<file path="flow/design.v">
`timescale 1ns / 1ps
module dp_ram(
    input                         i_clk,
    input                         i_a_wr,
    input  [P_LOG2_RAM_DEPTH-1:0] i_a_addr,
    input          [P_DATA_W-1:0] i_a_data,
    output reg     [P_DATA_W-1:0] o_a_data,
    input                         i_b_wr,
    input  [P_LOG2_RAM_DEPTH-1:0] i_b_addr,
    input          [P_DATA_W-1:0] i_b_data,
    output reg     [P_DATA_W-1:0] o_b_data
    );
   function integer log2;
      input [31:0] value;
      begin
	 value = value-1;
	 for (log2=0; value>0; log2=log2+1)
	   value = value>>1;
      end
   endfunction
   parameter P_DATA_W    = 640;
   parameter P_LOG2_RAM_DEPTH = 9;
   reg [P_DATA_W-1:0] mem [0:2**P_LOG2_RAM_DEPTH-1];
   always @(posedge i_clk) 
   begin
      o_a_data         <= mem[i_a_addr];
      if(i_a_wr) begin
         o_a_data      <= i_a_data;
         mem[i_a_addr] <= i_a_data;
      end
   end
   always @(posedge i_clk) 
   begin
      o_b_data         <= mem[i_b_addr];
      if(i_b_wr) begin
         o_b_data      <= i_b_data;
         mem[i_b_addr] <= i_b_data;
      end
   end
endmodule
`timescale 1ns / 1ps
module fifo(
    input                 i_clk,
    input                 i_reset,
    input  [P_DATA_W-1:0] i_data,
    input                 i_read,
    input                 i_write,
    output [P_DATA_W-1:0] o_data,
    output                o_empty,
    output                o_full
    );
   parameter  P_DATA_W = 11;
   parameter  P_ADDR_W = 8;
   localparam P_DEPTH  = (1 << P_ADDR_W);
   reg  [P_ADDR_W-1:0] wr_addr;
   reg  [P_ADDR_W-1:0] rd_addr;
   reg  [P_DATA_W-1:0] output_data;
   wire [P_DATA_W-1:0] ram_data;
   reg  [P_ADDR_W-1:0] counter;
   assign o_full  = (counter == (P_DEPTH-1));
   assign o_empty = (counter == 0);
   assign o_data  = ram_data; 
   always @(posedge i_clk)
   begin
      if (i_reset) begin
         wr_addr <= 0;
      end else if (i_write) begin
         wr_addr <= wr_addr+1;
      end
   end
   always @(posedge i_clk)
   begin
      if (i_reset) begin
         rd_addr <= 0;
      end else if (i_read) begin
         rd_addr <= rd_addr+1;
      end
   end
   always @(posedge i_clk)
   begin
      if (i_reset) begin
         counter <= 0;
      end else if (i_read && !i_write) begin
         counter <= counter-1;
      end else if (i_write && !i_read) begin
         counter <= counter+1;
      end
   end
   dp_ram #(
      .P_DATA_W(P_DATA_W),
      .P_LOG2_RAM_DEPTH(P_ADDR_W)
      ) buffer (
         .i_clk(i_clk),
         .i_a_wr(i_write),
         .i_a_addr(wr_addr),
         .i_a_data(i_data),
         .o_a_data(),
         .i_b_wr(1'b0),
         .i_b_addr(rd_addr),
         .i_b_data(0),
         .o_b_data(ram_data)
    );
endmodule
`timescale 1ns / 1ps
module bresenham(
      input                        i_clk,
      input                        i_reset,
      input      [P_X_COORD_W-1:0] i_x0,
      input      [P_X_COORD_W-1:0] i_x1,
      input      [P_Y_COORD_W-1:0] i_y0,
      input      [P_Y_COORD_W-1:0] i_y1,
      input                        i_load_vals,
      output reg [P_X_COORD_W-1:0] o_x_val,
      output reg [P_Y_COORD_W-1:0] o_y_val,
      output                       o_vals_rdy,
      output                       o_waiting
    );
   parameter  P_X_COORD_W                 = 11;
   parameter  P_Y_COORD_W                 = 11;
   localparam P_ERROR_W                   = (P_X_COORD_W>P_Y_COORD_W) ? P_X_COORD_W : P_Y_COORD_W;
   localparam STATE__WAITING              = 0;
   localparam STATE__SETUP_IS_STEEP       = 1;
   localparam STATE__SETUP_REV_COORDS     = 2;
   localparam STATE__SETUP_ERROR_AND_STEP = 3;
   localparam STATE__DRAWING              = 4;
   reg                    [2:0] curr_state, next_state;
   reg signed [P_X_COORD_W-1:0] x, x0, x1;
   reg signed [P_Y_COORD_W-1:0] y, y0, y1;
   reg signed [P_X_COORD_W-1:0] delta_x;
   reg signed [P_X_COORD_W-1:0] delta_y;
   reg signed   [P_ERROR_W-1:0] error;
   reg signed             [1:0] ystep;
   reg                          steep;
   reg                          vals_rdy;
   reg                          waiting;
   assign o_vals_rdy   = vals_rdy;
   assign o_waiting    = (curr_state == STATE__WAITING) ? 1'b1 : 1'b0;
   always @(posedge i_clk)
   begin
      if (i_reset) begin
         x              <= 'b0;
         x0             <= 'b0;
         x1             <= 'b0;
         y              <= 'b0;
         y0             <= 'b0;
         y1             <= 'b0;
         error          <= 'b0;
         curr_state     <= STATE__WAITING;
      end else begin
         vals_rdy       <= 0;
         x0             <= x0;
         x1             <= x1;
         y0             <= y0;
         y1             <= y1;
         error          <= error;
         curr_state     <= next_state;
         case (curr_state)
            STATE__WAITING : begin
               if (i_load_vals) begin
                  x0    <= i_x0;
                  x1    <= i_x1;
                  y0    <= i_y0;
                  y1    <= i_y1;
                  error <= 'b0;
               end
            end
            STATE__SETUP_IS_STEEP : begin
               if (y1 > y0) begin
                  if (x1 > x0) begin 
                     steep <= (y1-y0) > (x1-x0);
                  end else begin
                     steep <= (y1-y0) > (x0-x1);
                  end
               end else begin
                  if (x1 > x0) begin 
                     steep <= (y0-y1) > (x1-x0);
                  end else begin
                     steep <= (y0-y1) > (x0-x1);
                  end
               end
            end
            STATE__SETUP_REV_COORDS : begin
               if (steep) begin
                  if (y0 > y1) begin
                     x0      <= y1;
                     x1      <= y0;
                     y0      <= x1;
                     y1      <= x0;
                     delta_x <= y0-y1;
                     delta_y <= (x1>x0 ? x1-x0 : x0-x1);
                  end else begin
                     x0      <= y0;
                     x1      <= y1;
                     y0      <= x0;
                     y1      <= x1;
                     delta_x <= y1-y0;
                     delta_y <= (x1>x0 ? x1-x0 : x0-x1);
                  end
               end else begin
                  if (x0 > x1) begin
                     x0      <= x1;
                     x1      <= x0;
                     y0      <= y1;
                     y1      <= y0;
                     delta_x <= x0-x1;
                     delta_y <= (y1>y0 ? y1-y0 : y0-y1);
                  end else begin
                     delta_x <= x1-x0;
                     delta_y <= (y1>y0 ? y1-y0 : y0-y1);
                  end
               end
            end
            STATE__SETUP_ERROR_AND_STEP : begin
               error <= delta_x >>> 1;
               ystep <= (y0<y1 ? 1 : -1);
               x     <= x0;
               y     <= y0;
            end
            STATE__DRAWING : begin
               if (steep) begin
                  o_x_val <= y;
                  o_y_val <= x;
               end else begin
                  o_x_val <= x;
                  o_y_val <= y;
               end
               x <= x+1;
               if (error-delta_y < 0) begin
                  error <= error-delta_y + delta_x;
                  y     <= y+ystep;
               end else begin
                  error <= error-delta_y;
               end
               vals_rdy <= 1;
            end
         endcase
      end
   end
   always @(curr_state, i_load_vals, x, x1)
   begin
      next_state = curr_state;
      case(curr_state)
         STATE__WAITING : begin
            if (i_load_vals) begin
               next_state = STATE__SETUP_IS_STEEP;
            end 
         end
         STATE__SETUP_IS_STEEP : begin
            next_state = STATE__SETUP_REV_COORDS;
         end
         STATE__SETUP_REV_COORDS : begin
            next_state = STATE__SETUP_ERROR_AND_STEP;
         end
         STATE__SETUP_ERROR_AND_STEP : begin
            next_state = STATE__DRAWING;
         end
         STATE__DRAWING : begin
            if (x == x1) begin
               next_state = STATE__WAITING;
            end 
         end         
      endcase
   end
endmodule
`timescale 1ns / 1ps
module draw_lines(
      input                                      i_clk,
      input                                      i_reset,
      input                    [P_X_COORD_W-1:0] i_x0,
      input                    [P_X_COORD_W-1:0] i_x1,
      input                    [P_Y_COORD_W-1:0] i_y0,
      input                    [P_Y_COORD_W-1:0] i_y1,
      input                                      i_start,
      input                                      i_load_fifo,
      output                                     o_waiting,
      output                                     o_fifo_full,
      output                                     o_wr,
      output                [P_LOG2_RAM_DEPTH-1:0] o_addr
    );
    parameter P_X_COORD_W = 11;
    parameter P_Y_COORD_W = 11;
    parameter P_SCREEN_W = 640;
    parameter P_SCREEN_H = 480;
    parameter P_DATA_W = 1;
    parameter P_LOG2_RAM_DEPTH = 19;
    parameter P_FIFO_ADDR_W = 4;
    localparam STATE__WAITING = 0;
    localparam STATE__CLEAR   = 1;
    localparam STATE__LOAD    = 2;
    localparam STATE__DRAW    = 3;
    reg [1:0] curr_state;
    reg [1:0] next_state;
    wire [P_LOG2_RAM_DEPTH-1:0] bres_addr;
    reg  [P_LOG2_RAM_DEPTH-1:0] buffer_addr;
    wire bres_wr;
    reg  buffer_wr;
    wire [P_DATA_W-1:0] bres_data;
    reg  [P_DATA_W-1:0] buffer_data;
    wire                   bres_waiting;
    wire                   load_vals;
    wire [P_X_COORD_W-1:0] fifo_x0;
    wire [P_X_COORD_W-1:0] fifo_x1;
    wire [P_Y_COORD_W-1:0] fifo_y0;
    wire [P_Y_COORD_W-1:0] fifo_y1;
    wire     [P_X_COORD_W-1:0] x_val;
    wire     [P_Y_COORD_W-1:0] y_val;
    wire fifo_empty;
    wire fifo_full;
    assign o_fifo_full = fifo_full;
    assign o_waiting  = (curr_state == STATE__WAITING) ? 1'b1 : 1'b0;
    fifo #(.P_DATA_W(P_X_COORD_W), .P_ADDR_W(P_FIFO_ADDR_W)) x0_in_buffer (
		.i_clk(i_clk), 
		.i_reset(i_reset), 
		.i_data(i_x0), 
		.i_read(load_vals), 
		.i_write(i_load_fifo), 
		.o_data(fifo_x0), 
		.o_empty(fifo_empty), 
		.o_full(fifo_full)
	 );
    fifo #(.P_DATA_W(P_X_COORD_W), .P_ADDR_W(P_FIFO_ADDR_W)) x1_in_buffer (
		.i_clk(i_clk), 
		.i_reset(i_reset), 
		.i_data(i_x1), 
		.i_read(load_vals), 
		.i_write(i_load_fifo), 
		.o_data(fifo_x1), 
		.o_empty(), 
		.o_full()
	 );
    fifo #(.P_DATA_W(P_Y_COORD_W), .P_ADDR_W(P_FIFO_ADDR_W)) y0_in_buffer (
		.i_clk(i_clk), 
		.i_reset(i_reset), 
		.i_data(i_y0), 
		.i_read(load_vals), 
		.i_write(i_load_fifo), 
		.o_data(fifo_y0), 
		.o_empty(), 
		.o_full()
	 );
    fifo #(.P_DATA_W(P_Y_COORD_W), .P_ADDR_W(P_FIFO_ADDR_W)) y1_in_buffer (
		.i_clk(i_clk), 
		.i_reset(i_reset), 
		.i_data(i_y1), 
		.i_read(load_vals), 
		.i_write(i_load_fifo), 
		.o_data(fifo_y1), 
		.o_empty(), 
		.o_full()
	 );
    always @(posedge i_clk) 
    begin
      if (i_reset) begin
         curr_state <= STATE__WAITING;
      end else begin
         curr_state <= next_state;
      end
    end
   always @(curr_state, i_start, bres_waiting, fifo_empty)
   begin
      next_state = curr_state;
      case(curr_state)
         STATE__WAITING : begin
            if (i_start == 1'b1) begin
               next_state = STATE__LOAD;
            end
         end
         STATE__LOAD : begin
            next_state = STATE__DRAW;
         end
         STATE__DRAW : begin
            if (bres_waiting && fifo_empty) begin
               next_state = STATE__WAITING;
            end else if (~fifo_empty && bres_waiting) begin
               next_state = STATE__LOAD;
            end
         end
      endcase
   end
	bresenham bres (
		.i_clk(i_clk), 
		.i_reset(i_reset), 
		.i_x0(fifo_x0), 
		.i_x1(fifo_x1), 
		.i_y0(fifo_y0), 
		.i_y1(fifo_y1), 
		.i_load_vals(load_vals), 
      .o_x_val(x_val),
      .o_y_val(y_val),
		.o_vals_rdy(bres_wr),
      .o_waiting(bres_waiting)
	);
   assign load_vals = (curr_state == STATE__LOAD) ? 1'b1 : 1'b0;
   assign o_wr   = buffer_wr;
   assign o_addr = buffer_addr;
   assign bres_addr  = P_SCREEN_W*y_val+x_val;
   assign bres_data  = 1;
   always @(bres_addr, 
            bres_wr, 
            bres_data, 
            curr_state)
   begin
      case (curr_state)
         STATE__DRAW : begin
            buffer_wr   = bres_wr;
            buffer_addr = bres_addr;
            buffer_data = bres_data;
         end
         default : begin
            buffer_wr   = 1'b0;
            buffer_addr = 0;
            buffer_data = 0;
         end
      endcase
   end
endmodule
</file>
<file path="flow/run.sh">
#!/bin/bash
# the make line also repeats each setting of config.mk as NAME=value (left out here)
make -C /OpenROAD-flow-scripts/flow DESIGN_CONFIG=/design/flow/config.mk WORK_HOME=/design/flow/orfs CLKGATE_MAP_FILE= finish
</file>
<file path="flow/constraint.sdc">
create_clock -name core_clock -period 2.05 [get_ports {i_clk}]
set_input_delay 0.4100 -clock core_clock [delete_from_list [all_inputs] [get_ports {i_clk}]]
set_output_delay 0.4100 -clock core_clock [all_outputs]
set_load 0.01 [all_outputs]
</file>
<file path="flow/config.mk">
export PLATFORM = sky130hd
export DESIGN_NAME = draw_lines
export DESIGN_NICKNAME = draw_lines
export VERILOG_FILES = /design/flow/design.v
export SDC_FILE = /design/flow/constraint.sdc
export NUM_CORES = 4
export LEC_CHECK = 0
export CAP_MARGIN = 15
export CORE_MARGIN = 2
export CORE_UTILIZATION = 72
export CTS_CLUSTER_SIZE = 36
export SETUP_SLACK_MARGIN = 0.1
export SLEW_MARGIN = 20
</file>
==> flow_metrics.tcl, run 1 <==
# implementation run metrics
set metrics [dict create \
    syn_inst 2724 \
    most_common_cell "edfxtp_1" \
    yosysChipArea_um2 42200 \
    place.port_buffers 69 \
    postSynth.asyncResetShare_pct 0 \
    failing_step "5_1_grt" \
    warning_count_from_the_yosys_run 5 \
    top_cells_by_area "edfxtp_1 (53%), mux4_2 (12%), dfxtp_1 (7.8%)" \
    edff_count_synth 751 \
    yosys.area_share.xor_xnor_pct 2.34 \
    cts_buffer_depth 3 \
    cts-root-buf "clkbuf_16" \
    grt_overflow 174 \
    fp_util_pct 73.0 \
    top_logic_kind "multiplexers" \
    post_synth_num_cell_types 82 \
    syn_area_per_cell_um2 15.5 \
    yosys-stat-cells 2724 \
    standard_cell_row_count 88 \
    synth.cell_area_um2 42200 \
    die-height_um 246 \
    flip_flop_and_latch_count_after_synthesis 916 \
    synth.cells.most_frequent "edfxtp_1 (751), mux4_2 (220), dfxtp_1 (165)" \
    place.gp.congestion 0.975 \
    toolErrorMsg "[ERROR GRT-0116] Global routing finished with congestion. Check the congestion regions in the DRC Viewer." \
    synth.cellmix.simpleShare_pct 5.67 \
    synth_seq_share_pct 61.3 \
    dp_worst_setup_slack_ps -1780 \
    run_status "aborted with a tool error" \
    design.die.area_um2 60600 \
    numCtsBuffers 89 \
    synth_top_area_share_pct 53.4 \
    post-dp-hpwl_um 85000 \
    ff_type "edfxtp_1" \
    ioPinCount 70 \
    synth.mux.area_fraction_pct 14.4 \
    cts_htree_levels 3 \
    yosys.area.top_type "edfxtp_1" \
    synth-compound-area-share_pct 8.21 \
    synth-adder-area-share_pct 5.12 \
    track_usage_pct 76.5 \
    clock_sinks 916 \
    syn_nets 2938 \
    floorplan.core_area_um2 57800 \
    die.size.x_um 246 \
]
==> through the flow <==
stage | hold WS (ps) | util, % | cells | total power, W | area (um2)
detailed placement | 491 | 83.6 | 3920 | 0.0361 | 48300
global placement | 472 | 83.6 | 3920 | 0.0355 | 48300
CTS | 102 | 92.7 | 4157 | 0.0567 | 53600
floorplan | 449 | - | 2724 | 0.0304 | 42900
==> layer usage <==
metal	GRT usage [%]	overflow
met1	77.7	1
met2	91.4	88
met3	62.1	3
met4	73.0	78
met5	39.9	4
==> repair_timing <==
action,in CTS
setup buffers,68
endpoints found under the hold margin,0
cloned,11
pin swaps,153
resized,369
hold buffers,0
endpoints found under the setup margin,451
==> inputs of run 2 (changes only) <==
- CAP_MARGIN: 15 -> 20
- CORE_UTILIZATION: 72 -> 40
- CTS_CLUSTER_SIZE: 36 -> unset
- SETUP_SLACK_MARGIN: 0.1 -> -0.12
- clock period: 2.05 -> 4.66 ns (I/O delays scaled with it)
==> run 2 against run 1 <==
  * Now clean on timing, DRC and antenna
  * Synthesized cell count stayed put
  * Synthesized area stayed put
  * Die area is 79% higher
==> flow_metrics.tcl, run 2 <==
# flow metrics
set metrics [dict create \
    run_status "no timing/DRC/antenna violations" \
    power_frac_clock_pct 34.4 \
    critical_path.n_buffers_inverters 3 \
    cts_buffer_depth 3 \
    top_cells_by_area "edfxtp_1 (53%), mux4_2 (12%), dfxtp_1 (7.8%)" \
    library_cell_contributing_the_largest_single_delay_on_the_critical_path "clkdlybuf4s50_1" \
    number_of_max_slew_violations_in_the_final_report 0 \
    drt_pre_antenna_iters 6 \
    hold_viol_final 0 \
    layout_min_cycle_time_ps 4520 \
    holdCritPathClass "register to register" \
    flip_flop_and_latch_count_after_synthesis 916 \
    yosys-stat-cells 2724 \
    timing.critical_path.max_delay_family "adder cells" \
    startpoint_class_of_the_critical_path "register" \
    sequential_cell_power_consumption_w 0.00933 \
    timing.critical_path.from "bres.o_y_val[1]$_DFFE_PP_" \
    reg2reg_depth 18 \
    r2r_end "bres.steep$_DFFE_PP_" \
    cts-root-buf "clkbuf_16" \
    drtIter0Drc 1944 \
    timing.setup.critical_path_class "register to primary output" \
    net_count_of_the_finished_layout 3009 \
    yosysChipArea_um2 42200 \
    synth_seq_share_pct 61.3 \
    timing.max_slew.rel_slack_pct 30.2 \
    reg2reg_slack_ps 300 \
    worst_pin_slew_ps 1050 \
    postSynth.asyncResetShare_pct 0 \
    largest_net_degree_at_the_start_of_global_routing 80 \
    yosys.area_share.xor_xnor_pct 2.34 \
    edff_count_synth 751 \
    postPlaceCellArea_um2 44300 \
    route.vias.total 23723 \
    total_power_w 0.0217 \
    p_per_area_nw_per_um2 458 \
    synth.cells.most_frequent "edfxtp_1 (751), mux4_2 (220), dfxtp_1 (165)" \
    power_in_combinational_cells_w 0.00493 \
    tritoncts "built" \
    hold_buffers 0 \
    design.die.area_um2 108000 \
    drv_cap 0 \
    die.size.x_um 329 \
    fin_util_pct 45.2 \
    finClkSkew_ps 32.2 \
    synth-adder-area-share_pct 5.12 \
    setup-tns-final_ps 0 \
    holdPathStages 1 \
    die-height_um 329 \
    layout_worst_path_cycle_share_pct 96.9 \
    power_frac_comb_pct 22.7 \
    switching_power_w 0.00627 \
    critPathMaxFanout 3 \
    hold_start "bres.curr_state[3]$_DFF_P_" \
    crit_cells 13 \
    crit_end "o_addr[15]" \
    cellInternalPower_w 0.0155 \
    numCtsBuffers 97 \
    total_leakage_power_nw 16.0 \
    fin_worst_hold_slack_ps 475 \
    fp_util_pct 40.2 \
    place.gp.congestion 0.908 \
    ioPinCount 70 \
    synth_top_area_share_pct 53.4 \
    hold_path_end "bres.curr_state[2]$_DFF_P_" \
    areaGrowthSynthToFinish_pct 12.4 \
    track_usage_pct 19.0 \
    antenna_cells_inserted 0 \
    post-dp-hpwl_um 67400 \
    synth.cell_area_um2 42200 \
    post_synth_num_cell_types 82 \
    first_global_vias 24684 \
    route.detailed.vias_per_inst 5.56 \
    synth-compound-area-share_pct 8.21 \
    floorplan.core_area_um2 105000 \
    syn_nets 2938 \
    detail_route.wl_per_cell_um 24.0 \
    ff_type "edfxtp_1" \
    warning_count_from_the_yosys_run 5 \
    standard_cell_row_count 119 \
    timing.fmax_mhz 221 \
    clock_sinks 916 \
    regToRegStartpoint "bres.x0[0]$_SDFFE_PP0P_" \
    setup_viol 0 \
    cts_htree_levels 3 \
    clkLatencyLatePin_ps 690 \
    grt_antenna_before_repair 6 \
    worst_ep_required_time_ps 3730 \
    worstPathCellList "ha_1 -> ha_1 -> inv_1 -> fa_1 -> inv_1 -> a21oi_1 -> o21bai_1 -> xor2_1 -> and2_4 -> nand2_1 -> xnor2_1 -> and2_1 -> clkdlybuf4s50_1" \
    top_logic_kind "multiplexers" \
    route.detailed.drc 0 \
    drt_wl_total_um 102000 \
    crit_path_end_kind "primary output" \
    yosys.area.top_type "edfxtp_1" \
    power.ir.vdd_worst_mv 0.323 \
    synth.mux.area_fraction_pct 14.4 \
    clockNetworkPower_w 0.00749 \
    max_stage_delay_ps 540 \
    most_common_cell "edfxtp_1" \
    syn_inst 2724 \
    warning_count 60 \
    synth.cellmix.simpleShare_pct 5.67 \
    worst_setup_hold_path_clk_slew_ps 60 \
    power.share.sequential_pct 42.9 \
    worstPathArrival_ps 3580 \
    syn_area_per_cell_um2 15.5 \
    power.largest_group "sequential cells" \
    grt_overflow 0 \
    place.port_buffers 69 \
    switching_share_pct 28.8 \
    final_antenna_net_count 0 \
    stdcell_area_um2 47400 \
    grt_first_pass_wirelength_um 154000 \
]
[run 2: timing repair]
action | 4_1_cts | 5_1_grt
setup endpoints to repair | 3 | 4
gates resized | 5 | 4
setup buffers | 4 | 2
pin swaps | 4 | 3
[run 2: layout make-up]
cell class	count	area [um2]
tap	1391	1740
fill	9101	57500
multi-input combinational	1536	15100
timing repair buffer	113	1090
clock buffer	126	2670
sequential	916	25900
inverter	131	492
clock inverter	56	453
[run 2: metal layers]
metal / global-route usage (%) / wire, um / up-vias
li1: - / - / 10750
met1: 25.5 / 44300 / 12188
met2: 31.2 / 49500 / 616
met3: 3.53 / 5640 / 161
met4: 6.54 / 2820 / 8
met5: 0 / 58 / -
[run 2: stage by stage]
stage,setup slack [ps],std cells
2_1_floorplan,883,2724
3_3_place_gp,414,4080
3_5_place_dp,351,4081
4_1_cts,-48.4,4267
5_1_grt,-120,4269
6_report,144,4269
==> inputs of run 3 (changes only) <==
- ABC_AREA: unset -> 1
- CELL_PAD_IN_SITES_GLOBAL_PLACEMENT: unset -> 0
- CORE_ASPECT_RATIO: unset -> 0.91
- CORE_UTILIZATION: 40 -> 70
- CTS_CLUSTER_DIAMETER: unset -> 29
- CTS_CLUSTER_SIZE: unset -> 14
- PLACE_DENSITY_LB_ADDON: unset -> 0.06
- SETUP_SLACK_MARGIN: -0.12 -> 0.65
- clock period: 4.66 -> 2.59 ns (I/O delays scaled with it)
==> run 3 against run 2 <==
  * The layout now fails its checks (setup timing)
  * Setup slack worse by 1400 ps
  * Non-clock buffer count is 503 higher
  * Worst hold slack worse by 340 ps
  * Core utilization is 48 points higher
  * Sequential share of layout area is 9.6 points lower
  * Largest power group is now clock
  * Sequential cell count stayed put
  * Largest cell class unchanged
  * Sequential power is 81% higher
  * Critical path depth is 1 higher
  * Synthesized cell count is 53% higher
  * Combinational power went up to 3.7 times the previous value
==> flow_metrics.tcl, run 3 <==
# flow metrics
set metrics [dict create \
    run_status "complete, but fails checks" \
    check.faults "setup timing" \
    worst_slack_ps -1270 \
    startpoint_class_of_the_critical_path "register" \
    switching_power_w 0.0193 \
    route.vias.total 40539 \
    numCtsBuffers 146 \
    power.ir.vdd_worst_mv 0.802 \
    synth.cell_area_um2 43600 \
    synth_top_area_share_pct 51.7 \
    clkLatencyLatePin_ps 790 \
    setup_viol 84 \
    cellInternalPower_w 0.0366 \
    total_power_w 0.0560 \
    holdPathStages 2 \
    post-place-cells 5239 \
    yosys-stat-cells 4167 \
    worst_pin_slew_ps 971 \
    syn_inst 4167 \
    layout_worst_path_cycle_share_pct 149 \
    p_per_area_nw_per_um2 969 \
    finClkSkew_ps 63.1 \
    synth.cellmix.simpleShare_pct 10.7 \
    critPathMostFrequentCell "nand2_1" \
    first_global_vias 38092 \
    synth-compound-area-share_pct 13.6 \
    clockNetworkPower_w 0.0207 \
    net_count_of_the_finished_layout 4920 \
    post-dp-hpwl_um 76500 \
    timing.max_slew.rel_slack_pct 35.2 \
    place.gp.congestion 0.974 \
    edff_count_synth 751 \
    yosys.area.top_type "edfxtp_1" \
    flip_flop_and_latch_count_after_synthesis 916 \
    postPlaceCellArea_um2 49100 \
    crit_end "o_addr[18]" \
    die-height_um 242 \
    total_leakage_power_nw 22.4 \
    number_of_max_slew_violations_in_the_final_report 0 \
    critPathMaxFanout 3 \
    design.die.area_um2 64400 \
    top_cells_by_area "edfxtp_1 (52%), dfxtp_1 (7.6%), nand2_1 (5.6%)" \
    warning_count_from_the_yosys_run 5 \
    power_in_combinational_cells_w 0.0183 \
    max_stage_delay_ps 460 \
    switching_share_pct 34.6 \
    cts_htree_levels 4 \
    floorplan.core_area_um2 61800 \
    final_antenna_net_count 0 \
    post_synth_num_cell_types 52 \
    hold_viol_final 0 \
    grt_first_pass_wirelength_um 222000 \
    reg2reg_depth 17 \
    power.largest_group "clock" \
    fp_util_pct 70.6 \
    timing.critical_path.max_delay_family "simple AND/OR/NAND/NOR gates" \
    ff_type "edfxtp_1" \
    timing.setup.critical_path_class "register to primary output" \
    library_cell_contributing_the_largest_single_delay_on_the_critical_path "fa_2" \
    grt.met2_usage_pct 71.3 \
    route.detailed.vias_per_inst 7.20 \
    clock_sinks 916 \
    yosysChipArea_um2 43600 \
    final.fill_count 1809 \
    synth_seq_share_pct 59.2 \
    die.size.x_um 266 \
    top_logic_kind "AND-OR/OR-AND gates" \
    timing.critical_path.from "bres.o_y_val[3]$_DFFE_PP_" \
    timing.fmax_mhz 259 \
    grt_setup_unrepaired "true" \
    layout_min_cycle_time_ps 3860 \
    global_route.peak_usage_layer "met2" \
    cts-root-buf "clkbuf_16" \
    worstPathCellList "ha_4 -> ha_4 -> inv_2 -> fa_2 -> a21oi_2 -> nand2_1 -> nor2_2 -> nand4_1 -> nor2_1 -> nand2_1 -> nand2_1 -> nand2_1 -> nor2_2 -> buf_2" \
    track_usage_pct 45.2 \
    cts_buffer_depth 3 \
    worstPathArrival_ps 3340 \
    drtIter0Drc 8218 \
    area.sequential_um2 25900 \
    postSynth.asyncResetShare_pct 0 \
    syn_nets 4381 \
    stdcell_area_um2 57800 \
    hold_start "i_reset" \
    areaGrowthSynthToFinish_pct 32.3 \
    power.share.sequential_pct 30.3 \
    drt_wl_total_um 168000 \
    synth.cells.most_frequent "edfxtp_1 (751), nand2_1 (653), inv_1 (439)" \
    synth.mux.area_fraction_pct 4.04 \
    drv_cap 0 \
    grt_antenna_before_repair 13 \
    grtUsageMet3_pct 11.8 \
    regToRegStartpoint "bres.y0[8]$_SDFFE_PP0P_" \
    crit_cells 14 \
    yosys.area_share.xor_xnor_pct 1.34 \
    route.detailed.drc 0 \
    worst_setup_hold_path_clk_slew_ps 50 \
    sequential_cell_power_consumption_w 0.0169 \
    worst_ep_required_time_ps 2070 \
    r2r_end "bres.steep$_DFFE_PP_" \
    hold_path_end "curr_state[2]$_DFF_P_" \
    layout.cells.non_filler 5632 \
    most_common_cell "edfxtp_1" \
    comb_area_um2 17800 \
    grt_overflow 0 \
    critical_path.n_buffers_inverters 2 \
    fin_util_pct 93.4 \
    grt.met1_usage_pct 56.7 \
    reg2reg_slack_ps -910 \
    ioPinCount 70 \
    synth-adder-area-share_pct 4.93 \
    standard_cell_row_count 87 \
    largest_net_degree_at_the_start_of_global_routing 67 \
    syn_area_per_cell_um2 10.5 \
    crit_path_end_kind "primary output" \
    drt_pre_antenna_iters 15 \
    power_frac_comb_pct 32.7 \
    detail_route.wl_per_cell_um 29.9 \
    power_frac_clock_pct 37.0 \
    dp_worst_setup_slack_ps -688 \
    warning_count 64 \
    holdCritPathClass "input pin to register" \
    place.port_buffers 69 \
    tritoncts "built" \
]
run 3: metal layers:
| metal | part of all wire [%] | wire [um] |
|---|---|---|
| met1 | 32 | 53100 |
| met5 | 0.090 | 151 |
| met2 | 44 | 74700 |
| met4 | 9.0 | 15200 |
| met3 | 15 | 25300 |
run 3: through the flow:
step	setup TNS (ps)	hold WS, ps
detailed placement	-5710	485
floorplan	-769	404
finish	-30750	131
CTS	-8640	124
global placement	-4880	467
global route	-33900	149
run 3: what timing repair did:
item                       4_1_cts  5_1_grt
cloned                          22        1
resized                        360      298
setup endpoints to repair      118      142
pin swaps                      120      116
hold buffers                     0        0
setup buffers                   68       29
run 3: cell type report:
type	instances	area share (%)
sequential	916	44.9
clock buffer	170	6.71
multi-input combinational	2578	30.8
antenna	7	0.0303
clock inverter	96	2.16
inverter	447	2.98
timing repair buffer	616	10.7
tap	801	1.74
timing repair inverter	1	0.0130
==> inputs of run 4 (changes only) <==
- CAP_MARGIN: 20 -> 5
- CELL_PAD_IN_SITES_GLOBAL_PLACEMENT: 0 -> unset
- CORE_ASPECT_RATIO: 0.91 -> unset
- CTS_CLUSTER_DIAMETER: 29 -> unset
- CTS_CLUSTER_SIZE: 14 -> 73
- HOLD_SLACK_MARGIN: unset -> -0.09
- PLACE_DENSITY_LB_ADDON: 0.06 -> unset
- SETUP_SLACK_MARGIN: 0.65 -> -0.13
- clock period: 2.59 -> 2.61 ns (I/O delays scaled with it)
==> run 4 against run 3 <==
  * The layout still fails its checks (setup timing)
  * Count of clock-buffer cells in the layout down 45
  * Sequential share of layout area up 4.6 points
  * Register-to-register slack improved by 330 ps
  * Global-route usage is 8.7 points lower
  * Wire length down 29%
  * Via count decreased by 16%
  * Die area about the same
  * Cell area shrank 9.4%
  * Critical path type unchanged
  * Largest cell class unchanged
==> flow_metrics.tcl, run 4 <==
# flow metrics
set metrics [dict create \
    startpoint_class_of_the_critical_path "register" \
    standard_cell_row_count 91 \
    timing.setup.critical_path_class "register to primary output" \
    drt_pre_antenna_iters 6 \
    most_common_cell "edfxtp_1" \
    timing.fmax_mhz 274 \
    setup-tns-final_ps -11320 \
    timing.max_slew.rel_slack_pct 37.6 \
    hold_viol_final 0 \
    ioPinCount 70 \
    worst_ep_required_time_ps 2090 \
    grt_overflow 0 \
    cts_buffer_depth 3 \
    hold_start "i_reset" \
    area.sequential_um2 25900 \
    syn_inst 4167 \
    tritoncts "built" \
    yosysChipArea_um2 43600 \
    regToRegStartpoint "bres.delta_y[0]$_DFFE_PP_" \
    flip_flop_and_latch_count_after_synthesis 916 \
    synth.cell_area_um2 43600 \
    worstPathCellList "ha_4 -> ha_4 -> inv_2 -> fa_2 -> buf_6 -> xnor2_4 -> nand2_1 -> nor2_1 -> nand2_1 -> nor3_2 -> xnor2_1 -> nor2_1 -> buf_2" \
    power.share.sequential_pct 38.1 \
    run_status "complete, but fails checks" \
    worst_setup_hold_path_clk_slew_ps 70 \
    switching_power_w 0.0143 \
    fp_util_pct 70.7 \
    largest_net_degree_at_the_start_of_global_routing 59 \
    layout_min_cycle_time_ps 3650 \
    yosys.area_share.xor_xnor_pct 1.34 \
    floorplan.core_area_um2 61700 \
    layout_worst_path_cycle_share_pct 140 \
    drtIter0Drc 4242 \
    synth.mux.area_fraction_pct 4.04 \
    total_leakage_power_nw 20.3 \
    route.vias.total 34026 \
    library_cell_contributing_the_largest_single_delay_on_the_critical_path "edfxtp_1" \
    comb_area_um2 16200 \
    crit_cells 13 \
    post-dp-hpwl_um 76300 \
    hold_path_end "x0_in_buffer.counter[1]$_SDFFE_PP0P_" \
    worst_pin_slew_ps 935 \
    p_per_area_nw_per_um2 838 \
    net_count_of_the_finished_layout 4789 \
    synth_top_area_share_pct 51.7 \
    track_usage_pct 36.4 \
    grt_setup_unrepaired "true" \
    top_logic_kind "AND-OR/OR-AND gates" \
    final_antenna_net_count 0 \
    die.size.x_um 254 \
    critical_path.n_buffers_inverters 3 \
    check.faults "setup timing" \
    finClkSkew_ps 29.2 \
    place.port_buffers 69 \
    areaGrowthSynthToFinish_pct 19.9 \
    warning_count 65 \
    power_frac_clock_pct 29.6 \
    grt_antenna_before_repair 4 \
    warning_count_from_the_yosys_run 5 \
    crit_end "o_addr[17]" \
    yosys.area.top_type "edfxtp_1" \
    route.detailed.drc 0 \
    syn_nets 4381 \
    post_synth_num_cell_types 52 \
    drv_cap 0 \
    reg2reg_slack_ps -580 \
    clockNetworkPower_w 0.0130 \
    synth_seq_share_pct 59.2 \
    first_global_vias 33086 \
    clkLatencyLatePin_ps 660 \
    cts-root-buf "clkbuf_16" \
    grt_first_pass_wirelength_um 181000 \
    critPathMaxFanout 3 \
    worst_slack_ps -1040 \
    top_cells_by_area "edfxtp_1 (52%), dfxtp_1 (7.6%), nand2_1 (5.6%)" \
    route.detailed.vias_per_inst 6.20 \
    synth-adder-area-share_pct 4.93 \
    power.largest_group "sequential cells" \
    cellInternalPower_w 0.0296 \
    detail_route.wl_per_cell_um 21.8 \
    crit_path_end_kind "primary output" \
    synth-compound-area-share_pct 13.6 \
    power_in_combinational_cells_w 0.0142 \
    worstPathArrival_ps 3130 \
    numCtsBuffers 90 \
    timing.critical_path.from "bres.o_y_val[3]$_DFFE_PP_" \
    number_of_max_slew_violations_in_the_final_report 0 \
    syn_area_per_cell_um2 10.5 \
    clock_sinks 916 \
    design.die.area_um2 64400 \
    power_frac_comb_pct 32.3 \
    ff_type "edfxtp_1" \
    place.gp.congestion 0.987 \
    holdPathStages 2 \
    yosys-stat-cells 4167 \
    edff_count_synth 751 \
    power.ir.vdd_worst_mv 0.870 \
    reg2reg_depth 20 \
    die-height_um 254 \
    synth.cells.most_frequent "edfxtp_1 (751), nand2_1 (653), inv_1 (439)" \
    r2r_end "bres.error[10]$_SDFFE_PP0P_" \
    timing.critical_path.max_delay_family "adder cells" \
    synth.cellmix.simpleShare_pct 10.7 \
    sequential_cell_power_consumption_w 0.0167 \
    setup_viol 27 \
    postSynth.asyncResetShare_pct 0 \
    hold_buffers 0 \
    switching_share_pct 32.5 \
    holdCritPathClass "input pin to register" \
    dp_worst_setup_slack_ps -738 \
    max_stage_delay_ps 460 \
    final.fill_count 3282 \
    drt_wl_total_um 120000 \
    cts_htree_levels 3 \
]
-- run 4: routing by layer --
metal	GRT usage, %	share of wire, %
met5	0	0.033
met4	16.9	4.8
met3	5.43	8.9
met2	59.2	48
met1	48.9	39
-- run 4: repair_timing --
| item | 4_1_cts | 5_1_grt |
|---|---|---|
| setup buffers | 27 | 23 |
| pin swaps | 48 | 79 |
| resized | 128 | 124 |
| setup endpoints to repair | 19 | 70 |
-- run 4: final cells by class --
| cell class | count | share of cell area [%] |
|---|---|---|
| clock buffers | 125 | 4.77 |
| inverters | 447 | 3.23 |
| clock inverters | 41 | 0.911 |
| well taps | 837 | 2.00 |
| repair buffers | 542 | 8.69 |
| multi-input cells | 2578 | 30.9 |
| flip-flops and latches | 916 | 49.5 |
| diodes | 1 | 0.00478 |
-- run 4: stage by stage --
step                      cells  hold WS [ps]  instance area [um2]  util, %  total power (W)
after floorplan            4167           404                43700        -           0.0243
after global placement     5274           479                48000     77.8           0.0290
after detailed placement   5274           473                48000     77.8           0.0292
after CTS                  5466           245                51600     83.6           0.0426
after global routing       5487           286                52300     84.8           0.0457
final                      5487           256                52300     84.8           0.0439
==> inputs of run 5 (changes only) <==
- CAP_MARGIN: 5 -> 20
- CELL_PAD_IN_SITES_GLOBAL_PLACEMENT: unset -> 1
- CORE_ASPECT_RATIO: unset -> 1.21
- CORE_UTILIZATION: 70 -> 61
- CTS_CLUSTER_DIAMETER: unset -> 296
- CTS_CLUSTER_SIZE: 73 -> 14
- HOLD_SLACK_MARGIN: -0.09 -> unset
- PLACE_DENSITY_LB_ADDON: unset -> 0.13
- SETUP_SLACK_MARGIN: -0.13 -> unset
- clock period: 2.61 -> 2.59 ns (I/O delays scaled with it)
==> run 5 against run 4 <==
  * Sequential power about the same
  * Critical path depth increased by 3
  * Cell count increased by 2.0%
  * Largest cell class unchanged
  * First-iteration DRC count decreased by 31%
  * Critical endpoint is now o_addr[18]
  * Via count decreased by 4.5%
  * Sequential share of layout area decreased by 0.20 points
  * Core utilization decreased by 10 points
  * Wire length decreased by 5.5%
  * Setup slack improved by 150 ps
  * Cell area increased by 0.49%
  * Highest routed layer is now met4
  * Still fails the layout checks on setup timing
==> flow_metrics.tcl, run 5 <==
# flow metrics
set metrics [dict create \
    track_usage_pct 30.4 \
    drt_pre_antenna_iters 5 \
    worst_pin_slew_ps 989 \
    clockNetworkPower_w 0.0106 \
    critPathMostFrequentCell "nand2_1" \
    crit_cells 16 \
    comb_area_um2 16500 \
    holdPathStages 2 \
    worstPathCellList "ha_4 -> ha_4 -> inv_2 -> fa_2 -> inv_2 -> nand4_1 -> o211ai_1 -> buf_4 -> nand2_1 -> nand2_1 -> a21oi_2 -> xor2_1 -> nand2_1 -> nand2_1 -> nor2_2 -> buf_2" \
    timing.max_slew.rel_slack_pct 34.0 \
    route.vias.total 32502 \
    cts_htree_levels 3 \
    final.fill_count 4924 \
    fp_util_pct 61.9 \
    cellInternalPower_w 0.0289 \
    power_frac_clock_pct 24.7 \
    regToRegStartpoint "bres.y0[0]$_SDFFE_PP0P_" \
    standard_cell_row_count 107 \
    holdCritPathClass "input pin to register" \
    areaGrowthSynthToFinish_pct 20.5 \
    clkLatencyLatePin_ps 630 \
    yosys.area_share.xor_xnor_pct 1.34 \
    synth.cell_area_um2 43600 \
    critPathMaxFanout 2 \
    p_per_area_nw_per_um2 817 \
    crit_path_end_kind "primary output" \
    timing.critical_path.max_delay_family "adder cells" \
    postPlaceCellArea_um2 48500 \
    yosys.area.top_type "edfxtp_1" \
    global_route.peak_usage_layer "met2" \
    largest_net_degree_at_the_start_of_global_routing 65 \
    postSynth.asyncResetShare_pct 0 \
    switching_share_pct 32.8 \
    warning_count 63 \
    timing.critical_path.from "bres.o_y_val[3]$_DFFE_PP_" \
    drt_wl_total_um 113000 \
    syn_area_per_cell_um2 10.5 \
    worst_ep_required_time_ps 2070 \
    worst_slack_ps -893 \
    sequential_cell_power_consumption_w 0.0168 \
    top_logic_kind "AND-OR/OR-AND gates" \
    net_count_of_the_finished_layout 4825 \
    critical_path.n_buffers_inverters 4 \
    grt_overflow 0 \
    route.detailed.drc 0 \
    edff_count_synth 751 \
    cts_buffer_depth 3 \
    ioPinCount 70 \
    synth_top_area_share_pct 51.7 \
    hold_buffers 0 \
    grt.met2_usage_pct 51.6 \
    worst_setup_hold_path_clk_slew_ps 80 \
    timing.fmax_mhz 287 \
    grt.met1_usage_pct 39.8 \
    reg2reg_slack_ps -450 \
    synth_seq_share_pct 59.2 \
    hold_path_end "bres.curr_state[4]$_DFF_P_" \
    die-height_um 298 \
    startpoint_class_of_the_critical_path "register" \
    ff_type "edfxtp_1" \
    power.largest_group "sequential cells" \
    synth-compound-area-share_pct 13.6 \
    hold_start "i_reset" \
    fin_util_pct 74.5 \
    design.die.area_um2 73700 \
    area.sequential_um2 25900 \
    power.share.sequential_pct 39.2 \
    hold_viol_final 0 \
    dp_worst_setup_slack_ps -735 \
    timing.setup.critical_path_class "register to primary output" \
    synth-adder-area-share_pct 4.93 \
    place.gp.congestion 0.968 \
    r2r_end "bres.steep$_DFFE_PP_" \
    power_in_combinational_cells_w 0.0155 \
    yosysChipArea_um2 43600 \
    post_synth_num_cell_types 52 \
    synth.mux.area_fraction_pct 4.04 \
    check.faults "setup timing" \
    synth.cellmix.simpleShare_pct 10.7 \
    drv_cap 0 \
    layout_worst_path_cycle_share_pct 134 \
    switching_power_w 0.0141 \
    synth.cells.most_frequent "edfxtp_1 (751), nand2_1 (653), inv_1 (439)" \
    finClkSkew_ps 26.6 \
    numCtsBuffers 75 \
    power_frac_comb_pct 36.1 \
    tritoncts "built" \
    top_cells_by_area "edfxtp_1 (52%), dfxtp_1 (7.6%), nand2_1 (5.6%)" \
    floorplan.core_area_um2 70600 \
    grtUsageMet3_pct 3.01 \
    max_stage_delay_ps 440 \
    layout_min_cycle_time_ps 3480 \
    number_of_max_slew_violations_in_the_final_report 0 \
    cts-root-buf "clkbuf_16" \
    post-dp-hpwl_um 77000 \
    final_antenna_net_count 0 \
    library_cell_contributing_the_largest_single_delay_on_the_critical_path "edfxtp_1" \
    die.size.x_um 247 \
    worstPathArrival_ps 2960 \
    syn_inst 4167 \
    reg2reg_depth 21 \
    total_leakage_power_nw 20.3 \
    detail_route.wl_per_cell_um 20.2 \
    grt_antenna_before_repair 2 \
    drtIter0Drc 2907 \
    warning_count_from_the_yosys_run 5 \
    run_status "complete, but fails checks" \
    route.detailed.vias_per_inst 5.81 \
    most_common_cell "edfxtp_1" \
    place.port_buffers 69 \
    first_global_vias 31410 \
    yosys-stat-cells 4167 \
    crit_end "o_addr[18]" \
    setup_viol 18 \
    power.ir.vdd_worst_mv 0.850 \
    grt_first_pass_wirelength_um 173000 \
    stdcell_area_um2 52600 \
    flip_flop_and_latch_count_after_synthesis 916 \
    syn_nets 4381 \
    clock_sinks 916 \
    grt_setup_unrepaired "true" \
]
run 5: layer usage:
metal  wire (um)  vias up
li1            -    15519
met4        5150        0
met1       45400    15639
met3        6960      232
met2       55700     1112
met5           0        -
run 5: repair_timing:
action | 4_1_cts | 5_1_grt
setup endpoints to repair | 83 | 94
buffers inserted | 29 | 23
gates resized | 145 | 238
cloned | 2 | 4
pin swaps | 70 | 111
run 5: area by class of cell:
| cell class | count | area share [%] |
|---|---|---|
| repair buffers | 593 | 9.78 |
| flip-flops and latches | 916 | 49.3 |
| multi-input cells | 2578 | 31.4 |
| well taps | 926 | 2.20 |
| inverters | 447 | 3.23 |
| clock buffers | 131 | 3.97 |
| diodes | 1 | 0.00476 |
| clock inverters | 6 | 0.155 |
run 5: per-stage QoR:
step | power [W] | hold WS (ps) | setup TNS (ps) | cells
3_3_place_gp | 0.0298 | 464 | -10570 | 5408
4_1_cts | 0.0413 | 302 | -8000 | 5574
6_report | 0.0430 | 226 | -7800 | 5598
5_1_grt | 0.0451 | 226 | -10500 | 5597
3_5_place_dp | 0.0299 | 484 | -10610 | 5408
2_1_floorplan | 0.0245 | 404 | -716 | 4167
==> inputs of run 6 (changes only) <==
- CELL_PAD_IN_SITES_GLOBAL_PLACEMENT: 1 -> unset
- CORE_ASPECT_RATIO: 1.21 -> unset
- CTS_CLUSTER_DIAMETER: 296 -> unset
- CTS_CLUSTER_SIZE: 14 -> unset
- PLACE_DENSITY_LB_ADDON: 0.13 -> unset
- clock period: 2.59 -> 2.81 ns (I/O delays scaled with it)
==> run 6 against run 5 <==
  * The layout still fails its checks (setup timing)
  * Clock skew increased by 35 ps
  * Register-to-register slack improved by 260 ps
  * Critical endpoint is now o_addr[15]
  * Setup slack gained 81 ps
  * Cell count shrank 0.84%
  * Cell area down 1.2%
  * Largest cell class unchanged
  * Clock power rose by about 20%
  * Highest routed layer is now met5
  * Wire length is 2.7% lower
==> flow_metrics.tcl, run 6 <==
# flow metrics
set metrics [dict create \
    numCtsBuffers 93 \
    yosys.area_share.xor_xnor_pct 1.34 \
    largest_net_degree_at_the_start_of_global_routing 64 \
    ff_type "edfxtp_1" \
    reg2reg_slack_ps -190 \
    r2r_end "bres.steep$_DFFE_PP_" \
    ioPinCount 70 \
    tritoncts "built" \
    run_status "complete, but fails checks" \
    synth-adder-area-share_pct 4.93 \
    switching_power_w 0.0131 \
    net_count_of_the_finished_layout 4735 \
    timing.critical_path.from "bres.o_y_val[3]$_DFFE_PP_" \
    hold_path_end "bres.x[10]$_SDFFE_PP0P_" \
    drtIter0Drc 2752 \
    power.largest_group "sequential cells" \
    power_frac_clock_pct 30.2 \
    setup_viol 12 \
    area.sequential_um2 25900 \
    drt_wl_total_um 110000 \
    yosysChipArea_um2 43600 \
    critical_path.n_buffers_inverters 3 \
    worstPathCellList "ha_1 -> ha_2 -> inv_2 -> fa_2 -> a21oi_2 -> nand2_1 -> nor2_2 -> nand2_2 -> buf_4 -> o21ai_0 -> a21oi_1 -> clkdlybuf4s15_2" \
    sequential_cell_power_consumption_w 0.0155 \
    worstPathArrival_ps 3060 \
    track_usage_pct 29.6 \
    check.faults "setup timing" \
    holdPathStages 2 \
    dp_worst_setup_slack_ps -592 \
    detail_route.wl_per_cell_um 19.8 \
    route.detailed.vias_per_inst 5.71 \
    timing.setup.critical_path_class "register to primary output" \
    clock_sinks 916 \
    switching_share_pct 32.2 \
    worst_ep_required_time_ps 2250 \
    top_logic_kind "AND-OR/OR-AND gates" \
    layout_worst_path_cycle_share_pct 129 \
    library_cell_contributing_the_largest_single_delay_on_the_critical_path "fa_2" \
    grt_antenna_before_repair 2 \
    finClkSkew_ps 61.4 \
    cts-root-buf "clkbuf_16" \
    crit_cells 12 \
    route.vias.total 31708 \
    hold_buffers 0 \
    synth.mux.area_fraction_pct 4.04 \
    setup-tns-final_ps -5920 \
    synth_seq_share_pct 59.2 \
    cellInternalPower_w 0.0275 \
    warning_count 65 \
    route.detailed.drc 0 \
    floorplan.core_area_um2 71100 \
    standard_cell_row_count 98 \
    fin_worst_hold_slack_ps 318 \
    comb_area_um2 16100 \
    max_stage_delay_ps 450 \
    timing.fmax_mhz 276 \
    cts_htree_levels 3 \
    synth.cells.most_frequent "edfxtp_1 (751), nand2_1 (653), inv_1 (439)" \
    p_per_area_nw_per_um2 781 \
    power_in_combinational_cells_w 0.0128 \
    warning_count_from_the_yosys_run 5 \
    most_common_cell "edfxtp_1" \
    grt_first_pass_wirelength_um 170000 \
    first_global_vias 30227 \
    cts_buffer_depth 3 \
    layout.cells.non_filler 5551 \
    holdCritPathClass "input pin to register" \
    synth.cell_area_um2 43600 \
    final_antenna_net_count 0 \
    timing.critical_path.max_delay_family "adder cells" \
    timing.max_slew.rel_slack_pct 49.0 \
    synth_top_area_share_pct 51.7 \
    flip_flop_and_latch_count_after_synthesis 916 \
    grt_overflow 0 \
    edff_count_synth 751 \
    number_of_max_slew_violations_in_the_final_report 0 \
    post-place-cells 5349 \
    syn_nets 4381 \
    regToRegStartpoint "bres.x1[0]$_SDFFE_PP0P_" \
    power.share.sequential_pct 38.3 \
    postSynth.asyncResetShare_pct 0 \
    die.size.x_um 271 \
    crit_path_end_kind "primary output" \
    power_frac_comb_pct 31.5 \
    power.ir.vdd_worst_mv 0.777 \
    worst_setup_hold_path_clk_slew_ps 60 \
    drt_pre_antenna_iters 5 \
    final.fill_count 5126 \
    syn_area_per_cell_um2 10.5 \
    startpoint_class_of_the_critical_path "register" \
    synth-compound-area-share_pct 13.6 \
    yosys-stat-cells 4167 \
    reg2reg_depth 23 \
    grt_setup_unrepaired "true" \
    design.die.area_um2 73700 \
    drv_cap 0 \
    top_cells_by_area "edfxtp_1 (52%), dfxtp_1 (7.6%), nand2_1 (5.6%)" \
    clkLatencyLatePin_ps 680 \
    worst_pin_slew_ps 764 \
    layout_min_cycle_time_ps 3620 \
    worst_slack_ps -812 \
    yosys.area.top_type "edfxtp_1" \
    hold_start "i_reset" \
    areaGrowthSynthToFinish_pct 19.0 \
    post_synth_num_cell_types 52 \
    post-dp-hpwl_um 74600 \
    critPathMaxFanout 3 \
    clockNetworkPower_w 0.0122 \
    die-height_um 271 \
    hold_viol_final 0 \
    total_leakage_power_nw 20.1 \
    place.port_buffers 69 \
    syn_inst 4167 \
    synth.cellmix.simpleShare_pct 10.7 \
    crit_end "o_addr[15]" \
    place.gp.congestion 0.993 \
    fp_util_pct 61.4 \
]
run 6: cell type report:
cell class	count	share of cell area, %
Antenna cell	1	0.00482
Clock buffer	124	4.94
Clock inverter	50	0.997
Inverter	447	3.26
Multi-Input combinational cell	2578	31.0
Sequential cell	916	49.9
Tap cell	950	2.29
Timing Repair Buffer	485	7.68
run 6: timing repair:
action | in CTS | in global routing
buffers inserted | 12 | 17
setup endpoints to repair | 16 | 71
resized | 108 | 148
pin swaps | 38 | 78
run 6: through the flow:
| step | instance area (um2) | power [W] | utilization, % |
|---|---|---|---|
| 3_3_place_gp | 47700 | 0.0267 | 67.1 |
| 5_1_grt | 51900 | 0.0426 | 73.0 |
| 3_5_place_dp | 47700 | 0.0268 | 67.1 |
| 2_1_floorplan | 43700 | 0.0226 | - |
| 6_report | 51900 | 0.0406 | 73.0 |
| 4_1_cts | 51200 | 0.0395 | 72.0 |
run 6: routing by layer:
| metal | track usage [%] | vias to the layer above | routed length (um) |
|---|---|---|---|
| li1 | - | 15349 | - |
| met2 | 47.5 | 963 | 51000 |
| met4 | 11.0 | 2 | 4220 |
| met3 | 3.61 | 226 | 6090 |
| met1 | 41.9 | 15168 | 48800 |
| met5 | 0 | - | 13 |
==> inputs of run 7 (changes only) <==
- ABC_AREA: 1 -> unset
- CORE_UTILIZATION: 61 -> 72
- CTS_CLUSTER_SIZE: unset -> 50
- SETUP_SLACK_MARGIN: unset -> 0.85
- clock period: 2.81 -> 2.86 ns (I/O delays scaled with it)
==> run 7 against run 6 <==
  * The run now fails in 5_1_grt
  * Synthesized cell count decreased by 35%
  * Die area down 18%
  * Synthesized area shrank 3.3%
==> flow_metrics.tcl, run 7 <==
# implementation run metrics
set metrics [dict create \
    run_status "aborted with a tool error" \
    failing_step "5_1_grt" \
    toolErrorMsg "[ERROR GRT-0232] Routing congestion too high. Check the congestion heatmap in the GUI." \
    top_cells_by_area "edfxtp_1 (53%), mux4_2 (12%), dfxtp_1 (7.8%)" \
    track_usage_pct 78.6 \
    synth_top_area_share_pct 53.4 \
    synth.cellmix.simpleShare_pct 5.67 \
    yosysChipArea_um2 42200 \
    top_logic_kind "multiplexers" \
    ff_type "edfxtp_1" \
    yosys-stat-cells 2724 \
    post-place-cells 3851 \
    syn_inst 2724 \
    grt_overflow 285 \
    postSynth.asyncResetShare_pct 0 \
    die-height_um 246 \
    dp_worst_setup_slack_ps -968 \
    flip_flop_and_latch_count_after_synthesis 916 \
    fp_util_pct 73.0 \
    synth.mux.area_fraction_pct 14.4 \
    synth-compound-area-share_pct 8.21 \
    cts-root-buf "clkbuf_16" \
    place.port_buffers 69 \
    clock_sinks 916 \
    post_synth_num_cell_types 82 \
    post-dp-hpwl_um 79900 \
    place.gp.congestion 0.977 \
    synth.cell_area_um2 42200 \
    syn_area_per_cell_um2 15.5 \
    yosys.area_share.xor_xnor_pct 2.34 \
    yosys.area.top_type "edfxtp_1" \
    postPlaceCellArea_um2 47300 \
    cts_buffer_depth 3 \
    ioPinCount 70 \
    synth.cells.most_frequent "edfxtp_1 (751), mux4_2 (220), dfxtp_1 (165)" \
    synth-adder-area-share_pct 5.12 \
    edff_count_synth 751 \
    design.die.area_um2 60600 \
    synth_seq_share_pct 61.3 \
    die.size.x_um 246 \
    floorplan.core_area_um2 57800 \
    numCtsBuffers 88 \
    syn_nets 2938 \
    cts_htree_levels 3 \
    warning_count_from_the_yosys_run 5 \
    standard_cell_row_count 88 \
    most_common_cell "edfxtp_1" \
]
[run 7: what timing repair did]
action,4_1_cts
setup endpoints to repair,221
gates cloned,5
setup buffers,75
hold buffers,0
gates resized,323
pin swaps,107
endpoints found under the hold margin,0
[run 7: per-layer routing]
metal  overflow  global-route usage (%)
met2        152                    92.8
met3         11                    64.9
met4        114                    75.2
met1          8                    79.6
met5          0                    43.7
[run 7: metrics by stage]
stage / setup TNS (ps) / power (W)
4_1_cts: -24600 / 0.0405
3_3_place_gp: -15800 / 0.0255
2_1_floorplan: -1680 / 0.0218
3_5_place_dp: -21930 / 0.0259
==> inputs of run 8 (changes only) <==
- CTS_CLUSTER_SIZE: 50 -> unset
- SETUP_SLACK_MARGIN: 0.85 -> 0.91
- clock period: 2.86 -> 3.16 ns (I/O delays scaled with it)
==> run 8 against run 7 <==
  * The run again fails in 5_1_grt
  * Synthesized area unchanged
  * Synthesized cell count unchanged
  * Die area unchanged
==> flow_metrics.tcl, run 8 <==
# implementation run metrics
set metrics [dict create \
    run_status "aborted with a tool error" \
    failing_step "5_1_grt" \
    toolErrorMsg "[ERROR GRT-0232] Routing congestion too high. Check the congestion heatmap in the GUI." \
    floorplan.core_area_um2 57800 \
    post_synth_num_cell_types 82 \
    postSynth.asyncResetShare_pct 0 \
    warning_count_from_the_yosys_run 5 \
    synth.mux.area_fraction_pct 14.4 \
    place.port_buffers 69 \
    fp_util_pct 73.0 \
    cts_htree_levels 3 \
    clock_sinks 916 \
    die.size.x_um 246 \
    cts-root-buf "clkbuf_16" \
    synth.cellmix.simpleShare_pct 5.67 \
    grt_overflow 75 \
    top_logic_kind "multiplexers" \
    postPlaceCellArea_um2 46400 \
    ff_type "edfxtp_1" \
    post-dp-hpwl_um 78200 \
    synth_top_area_share_pct 53.4 \
    cts_buffer_depth 3 \
    yosys-stat-cells 2724 \
    syn_nets 2938 \
    hold_buffers 0 \
    place.gp.congestion 0.980 \
    top_cells_by_area "edfxtp_1 (53%), mux4_2 (12%), dfxtp_1 (7.8%)" \
    synth-adder-area-share_pct 5.12 \
    yosys.area_share.xor_xnor_pct 2.34 \
    syn_area_per_cell_um2 15.5 \
    die-height_um 246 \
    yosys.area.top_type "edfxtp_1" \
    edff_count_synth 751 \
    design.die.area_um2 60600 \
    synth.cell_area_um2 42200 \
    standard_cell_row_count 88 \
    track_usage_pct 76.4 \
    synth_seq_share_pct 61.3 \
    flip_flop_and_latch_count_after_synthesis 916 \
    numCtsBuffers 88 \
    yosysChipArea_um2 42200 \
    ioPinCount 70 \
    syn_inst 2724 \
    dp_worst_setup_slack_ps -670 \
    synth.cells.most_frequent "edfxtp_1 (751), mux4_2 (220), dfxtp_1 (165)" \
    synth-compound-area-share_pct 8.21 \
    most_common_cell "edfxtp_1" \
]
-- run 8: per-stage QoR --
stage	std cells	util, %	hold WS (ps)
3_5_place_dp	3760	80.3	482
4_1_cts	4030	90.4	327
2_1_floorplan	2724	-	449
3_3_place_gp	3760	80.3	476
-- run 8: metal layers --
layer  overflow  GRT usage, %
met2         33          91.8
met5          0          33.3
met3          2          61.2
met1          1          76.9
met4         39          76.0
-- run 8: repair_timing --
action | in CTS
endpoints found under the setup margin | 117
resized | 358
pin swaps | 184
gates cloned | 21
setup buffers | 83
==> inputs of run 9 (changes only) <==
- ABC_AREA: unset -> 1
- CTS_CLUSTER_SIZE: unset -> 98
- SETUP_SLACK_MARGIN: 0.91 -> 0.39
- TNS_END_PERCENT: unset -> 5
- clock period: 3.16 -> 2.91 ns (I/O delays scaled with it)
==> run 9 against run 8 <==
  * The layout now fails its checks (setup timing)
  * Synthesized cell count rose by 53%
  * Synthesized area rose by 3.4%
  * Die area rose by 3.4%
==> flow_metrics.tcl, run 9 <==
# flow metrics
set metrics [dict create \
    run_status "complete, but fails checks" \
    check.faults "setup timing" \
    synth.cell_area_um2 43600 \
    die.size.x_um 250 \
    track_usage_pct 38.5 \
    holdPathStages 2 \
    timing.critical_path.max_delay_family "adder cells" \
    fin_util_pct 86.0 \
    warning_count_from_the_yosys_run 5 \
    grt_setup_unrepaired "true" \
    grt.met2_usage_pct 62.5 \
    largest_net_degree_at_the_start_of_global_routing 88 \
    ioPinCount 70 \
    worstPathCellList "ha_1 -> ha_2 -> inv_2 -> fa_2 -> a21oi_2 -> nand2_1 -> nor2_2 -> nand4_1 -> nor2_1 -> nand2_1 -> nand2_1 -> nand2_1 -> nor2_2 -> buf_2" \
    grt_antenna_before_repair 4 \
    critPathMostFrequentCell "nand2_1" \
    final.fill_count 2997 \
    clockNetworkPower_w 0.0123 \
    timing.setup.critical_path_class "register to primary output" \
    cellInternalPower_w 0.0267 \
    floorplan.core_area_um2 60100 \
    syn_inst 4167 \
    postSynth.asyncResetShare_pct 0 \
    timing.max_slew.rel_slack_pct 31.3 \
    holdCritPathClass "input pin to register" \
    synth.mux.area_fraction_pct 4.04 \
    post-dp-hpwl_um 76700 \
    areaGrowthSynthToFinish_pct 18.5 \
    cts-root-buf "clkbuf_16" \
    route.detailed.vias_per_inst 6.39 \
    crit_end "o_addr[18]" \
    grt_overflow 0 \
    crit_path_end_kind "primary output" \
    worst_ep_required_time_ps 2330 \
    power_frac_comb_pct 30.6 \
    cts_buffer_depth 3 \
    clock_sinks 916 \
    global_route.peak_usage_layer "met2" \
    detail_route.wl_per_cell_um 23.1 \
    stdcell_area_um2 51700 \
    most_common_cell "edfxtp_1" \
    synth_seq_share_pct 59.2 \
    top_cells_by_area "edfxtp_1 (52%), dfxtp_1 (7.6%), nand2_1 (5.6%)" \
    hold_path_end "bres.y[10]$_SDFFE_PP0P_" \
    synth.cellmix.simpleShare_pct 10.7 \
    sequential_cell_power_consumption_w 0.0151 \
    startpoint_class_of_the_critical_path "register" \
    critPathMaxFanout 3 \
    worstPathArrival_ps 3080 \
    flip_flop_and_latch_count_after_synthesis 916 \
    number_of_max_slew_violations_in_the_final_report 0 \
    power_frac_clock_pct 31.3 \
    top_logic_kind "AND-OR/OR-AND gates" \
    max_stage_delay_ps 450 \
    worst_slack_ps -749 \
    total_leakage_power_nw 20.0 \
    layout_worst_path_cycle_share_pct 126 \
    setup_viol 12 \
    p_per_area_nw_per_um2 764 \
    crit_cells 14 \
    power.share.sequential_pct 38.1 \
    place.port_buffers 69 \
    route.detailed.drc 0 \
    hold_viol_final 0 \
    power.largest_group "sequential cells" \
    clkLatencyLatePin_ps 670 \
    reg2reg_depth 22 \
    standard_cell_row_count 90 \
    place.gp.congestion 1.01 \
    r2r_end "bres.steep$_DFFE_PP_" \
    net_count_of_the_finished_layout 4682 \
    grt.met1_usage_pct 51.3 \
    drt_wl_total_um 123000 \
    reg2reg_slack_ps -330 \
    yosys-stat-cells 4167 \
    timing.critical_path.from "bres.o_y_val[3]$_DFFE_PP_" \
    library_cell_contributing_the_largest_single_delay_on_the_critical_path "fa_2" \
    grt_first_pass_wirelength_um 186000 \
    post_synth_num_cell_types 52 \
    synth-compound-area-share_pct 13.6 \
    edff_count_synth 751 \
    switching_power_w 0.0128 \
    first_global_vias 32955 \
    power.ir.vdd_worst_mv 0.644 \
    timing.fmax_mhz 273 \
    drv_cap 0 \
    power_in_combinational_cells_w 0.0121 \
    hold_start "i_reset" \
    worst_pin_slew_ps 1030 \
    syn_nets 4381 \
    layout.cells.non_filler 5328 \
    hold_buffers 0 \
    final_antenna_net_count 0 \
    ff_type "edfxtp_1" \
    yosys.area_share.xor_xnor_pct 1.34 \
    grtUsageMet3_pct 5.87 \
    critical_path.n_buffers_inverters 2 \
    route.vias.total 34033 \
    tritoncts "built" \
    drt_pre_antenna_iters 6 \
    worst_setup_hold_path_clk_slew_ps 60 \
    synth-adder-area-share_pct 4.93 \
    post-place-cells 5153 \
    layout_min_cycle_time_ps 3660 \
    numCtsBuffers 89 \
    yosys.area.top_type "edfxtp_1" \
    design.die.area_um2 62600 \
    yosysChipArea_um2 43600 \
    die-height_um 250 \
    switching_share_pct 32.5 \
    synth_top_area_share_pct 51.7 \
    synth.cells.most_frequent "edfxtp_1 (751), nand2_1 (653), inv_1 (439)" \
    fp_util_pct 72.6 \
    drtIter0Drc 4263 \
    total_power_w 0.0395 \
    regToRegStartpoint "bres.y1[0]$_SDFFE_PP0P_" \
    finClkSkew_ps 31.1 \
    dp_worst_setup_slack_ps -465 \
    syn_area_per_cell_um2 10.5 \
    postPlaceCellArea_um2 47200 \
    warning_count 65 \
    cts_htree_levels 3 \
]
==> run 9: layout make-up <==
| type | instances | area (um2) | share of cell area, % |
|---|---|---|---|
| antenna | 2 | 5.00 | 0.00968 |
| clock buffer | 112 | 2470 | 4.77 |
| clock inverter | 55 | 667 | 1.29 |
| inverter | 447 | 1710 | 3.31 |
| multi-input combinational | 2578 | 16300 | 31.6 |
| sequential | 916 | 25900 | 50.1 |
| tap | 782 | 978 | 1.89 |
| timing repair buffer | 436 | 3660 | 7.08 |
==> run 9: per-stage QoR <==
step	TNS [ps]	hold slack, ps
after floorplan	0	404
after global placement	-2320	475
after detailed placement	-2870	484
after CTS	-4900	278
after global routing	-7560	288
final	-5370	267
==> run 9: what timing repair did <==
item                                    4_1_cts  5_1_grt
buffers inserted                              3        2
gates resized                               118      260
pin swaps                                    32       98
endpoints found under the setup margin       86       94
==> run 9: metal layers <==
| metal | part of all wire, % | up-vias |
|---|---|---|
| met5 | 0.011 | - |
| met4 | 4.9 | 2 |
| met3 | 9.9 | 431 |
| met2 | 48 | 2216 |
| met1 | 37 | 16127 |
| li1 | - | 15257 |
Power figures rest on the tool's default switching activity, not on a simulated workload.
